== job 5483 ==
==> flow/design.v <==
module multiplier_logic (
    input  wire        clk,
    input  wire        rst_n,
    input  wire [15:0] a,
    input  wire [15:0] b,
    output reg  [31:0] y
);
     reg[15:0] a_r1,a_r2,a_r3;
     reg[15:0] b_r1,b_r2,b_r3;
    wire [31:0] pp [0:15];
    assign pp[0] = b[0] ? (a << 0) : 32'd0;
    assign pp[1] = b[1] ? (a << 1) : 32'd0;
    assign pp[2] = b[2] ? (a << 2) : 32'd0;
    assign pp[3] = b[3] ? (a << 3) : 32'd0;
    assign pp[4] = b[4] ? (a << 4) : 32'd0;
    assign pp[5] = b[5] ? (a << 5) : 32'd0;
    assign pp[6] = b[6] ? (a << 6) : 32'd0;
    assign pp[7] = b[7] ? (a << 7) : 32'd0;
	 assign pp[8] = b[8] ? (a << 8) : 32'd0;
    assign pp[9] = b[9] ? (a << 9) : 32'd0;
    assign pp[10] = b[10] ? (a << 10) : 32'd0;
    assign pp[11] = b[11] ? (a << 11) : 32'd0;
    assign pp[12] = b[12] ? (a << 12) : 32'd0;
	 assign pp[13] = b[13] ? (a << 13) : 32'd0;
    assign pp[14] = b[14] ? (a << 14) : 32'd0;
    assign pp[15] = b[15] ? (a << 15) : 32'd0;
	 reg [31:0] s1_0, s1_1, s1_2, s1_3, s1_4, s1_5, s1_6, s1_7;
    reg [31:0] s2_0, s2_1, s2_2, s2_3;
    reg [31:0] s3_0, s3_1;
    reg [31:0] s4;
    always @(posedge clk) begin
        if (!rst_n) begin
		  a_r1 <= 32'd0;a_r2 <= 32'd0;a_r3<= 32'd0;
		  b_r1 <= 32'd0;b_r2 <= 32'd0;b_r3<= 32'd0;
		      s1_0 <= 32'd0;
				s1_1 <= 32'd0;
				s1_2 <= 32'd0;
				s1_3 <= 32'd0;
				s1_4 <= 32'd0;
				s1_5 <= 32'd0;
				s1_6 <= 32'd0;
				s1_7 <= 32'd0;
				s2_0 <= 32'd0;
				s2_1 <= 32'd0;
				s2_2 <= 32'd0;
				s2_3 <= 32'd0;
				s3_0 <= 32'd0;
				s3_1 <= 32'd0;
            y  <= 32'd0;
            s4 <= 32'd0;
        end else begin
		     a_r1<=a;
           a_r2<=a_r1; 
           a_r3<=a_r2; 
			  b_r1<=b;
			  b_r2<=b_r1;
			  b_r3<=b_r2;
            s1_0 <= pp[0] + pp[1];
            s1_1 <= pp[2] + pp[3];
            s1_2 <= pp[4] + pp[5];
            s1_3 <= pp[6] + pp[7];
            s1_4 <= pp[8] + pp[9];
            s1_5 <= pp[10] + pp[11];
            s1_6 <= pp[12] + pp[13];
            s1_7 <= pp[14] + pp[15];
            s2_0 <= s1_0 + s1_1;
            s2_1 <= s1_2 + s1_3;
            s2_2 <= s1_4 + s1_5;
            s2_3 <= s1_6 + s1_7;
				s3_0  <= s2_0 + s2_1;
				s3_1  <= s2_2 + s2_3;
				s4    <= s3_0 + s3_1; 
            y  <= s4;
        end
    end
endmodule
export LEC_CHECK = 0
export CAP_MARGIN = 40
export CORE_ASPECT_RATIO = 0.61
export CORE_MARGIN = 2
export CORE_UTILIZATION = 30
export CTS_CLUSTER_DIAMETER = 243
export MIN_ROUTING_LAYER = met1
export PLACE_DENSITY_LB_ADDON = 0.29
export SLEW_MARGIN = 40
export TNS_END_PERCENT = 100
create_clock -name core_clock -period 4.96 [get_ports {clk}]
run.sh (not shown) runs the stock make flow with config.mk's settings and CLKGATE_MAP_FILE=.
> inputs changed (job 5483 -> job 2971)
==> flow/config.mk <==
export PLATFORM = sky130hd
export DESIGN_NAME = multiplier_logic
export DESIGN_NICKNAME = multiplier_logic
export VERILOG_FILES = /design/flow/design.v
export SDC_FILE = /design/flow/constraint.sdc
export NUM_CORES = 4
export LEC_CHECK = 0
export CAP_MARGIN = 20
export CORE_MARGIN = 2
export CORE_UTILIZATION = 65
export SETUP_SLACK_MARGIN = 0.39
export SLEW_MARGIN = 20
==> flow/constraint.sdc <==
create_clock -name core_clock -period 2.69 [get_ports {clk}]
set_input_delay 0.5380 -clock core_clock [delete_from_list [all_inputs] [get_ports {clk}]]
set_output_delay 0.5380 -clock core_clock [all_outputs]
set_load 0.01 [all_outputs]
## What came out
Compared with job 5483, job 2971 shows total chip power that has gone up by more than half.
Of job 2971 and job 5483, the run reporting the higher critical path depth was job 5483.
The higher total power divided by cell area of job 2971 and job 5483 is in job 2971.
Sort job 2971 and job 5483 by area added between synthesis and finish asc -> top: job 5483
Of job 2971 and job 5483, the lower first-pass GRT wire length belongs to job 5483.
On slew at the pin with the worst max-slew slack: between job 2971 and job 5483, it ends up lower for job 2971.
Delta(total routing usage reported by global routing, job 2971 - job 5483) > 0
For job 3744, these inputs were changed with respect to job 2971:
-- flow/config.mk --
<<< job 2971, line 8
export CAP_MARGIN = 20
>>> job 3744, line 8
export CAP_MARGIN = 15
<<< job 2971, line 10
export CORE_UTILIZATION = 65
export SETUP_SLACK_MARGIN = 0.39
export SLEW_MARGIN = 20
>>> job 3744, line 10
export CORE_UTILIZATION = 30
export CTS_CLUSTER_DIAMETER = 243
export SLEW_MARGIN = 10
export TNS_END_PERCENT = 30
==> flow/constraint.sdc <==
create_clock -name core_clock -period 4.5 [get_ports {clk}]
set_input_delay 0.9000 -clock core_clock [delete_from_list [all_inputs] [get_ports {clk}]]
set_output_delay 0.9000 -clock core_clock [all_outputs]
set_load 0.01 [all_outputs]
- Per the comparison of job 3744 with job 2971, count of plain and timing-repair buffers in the layout lost about 80%; post-route met1 wirelength went down 8.6%; power went down 42%.
- The final core utilization number comes out lower for job 3744 vs job 2971.
- Diff job 2971 -> job 3744: setup slack now larger; design area now smaller; number of buffers and inverters on the critical path increased 1.
- Looking at job 2971 and job 3744, the post-synthesis cell area is a wash.
- Combinational-cell power consumption ends up lower on job 3744.
- Clock group share of total power, job 2971 and job 3744, lower one = job 2971.
- Higher total die size was reported by job 3744, not job 2971.
The inputs of job 5869 differ from those of job 3744 as listed below.
-- flow/config.mk --
<<< job 3744, line 8
export CAP_MARGIN = 15
>>> job 5869, line 8
export ABC_AREA = 0
export CAP_MARGIN = 20
<<< job 3744, line 10
export CORE_UTILIZATION = 30
export CTS_CLUSTER_DIAMETER = 243
export SLEW_MARGIN = 10
export TNS_END_PERCENT = 30
>>> job 5869, line 11
export CORE_UTILIZATION = 72
export CTS_CLUSTER_DIAMETER = 393
export CTS_CLUSTER_SIZE = 99
export PLACE_DENSITY = 0.41
export SLEW_MARGIN = 20
export TNS_END_PERCENT = 10
==> flow/constraint.sdc <==
create_clock -name core_clock -period 2.13 [get_ports {clk}]
set_input_delay 0.4260 -clock core_clock [delete_from_list [all_inputs] [get_ports {clk}]]
set_output_delay 0.4260 -clock core_clock [all_outputs]
set_load 0.01 [all_outputs]
Notes after the runs:
- Seen in the log of job 5869: GRT-0232 during global routing (5_1_grt), after which the run never completed.
- Job 5869 ends up with higher pre-placement core utilization than job 3744 does.
- Comparing job 5869 against job 3744, there is no change at all in simple-gate share of the synthesized area.
- Relative to job 3744, the total cell area at the placement stage of job 5869 is higher by about 12%.
- Job 3744 fits on a die that is larger than the die of job 5869.
Power is estimated from default activity; no workload was simulated.
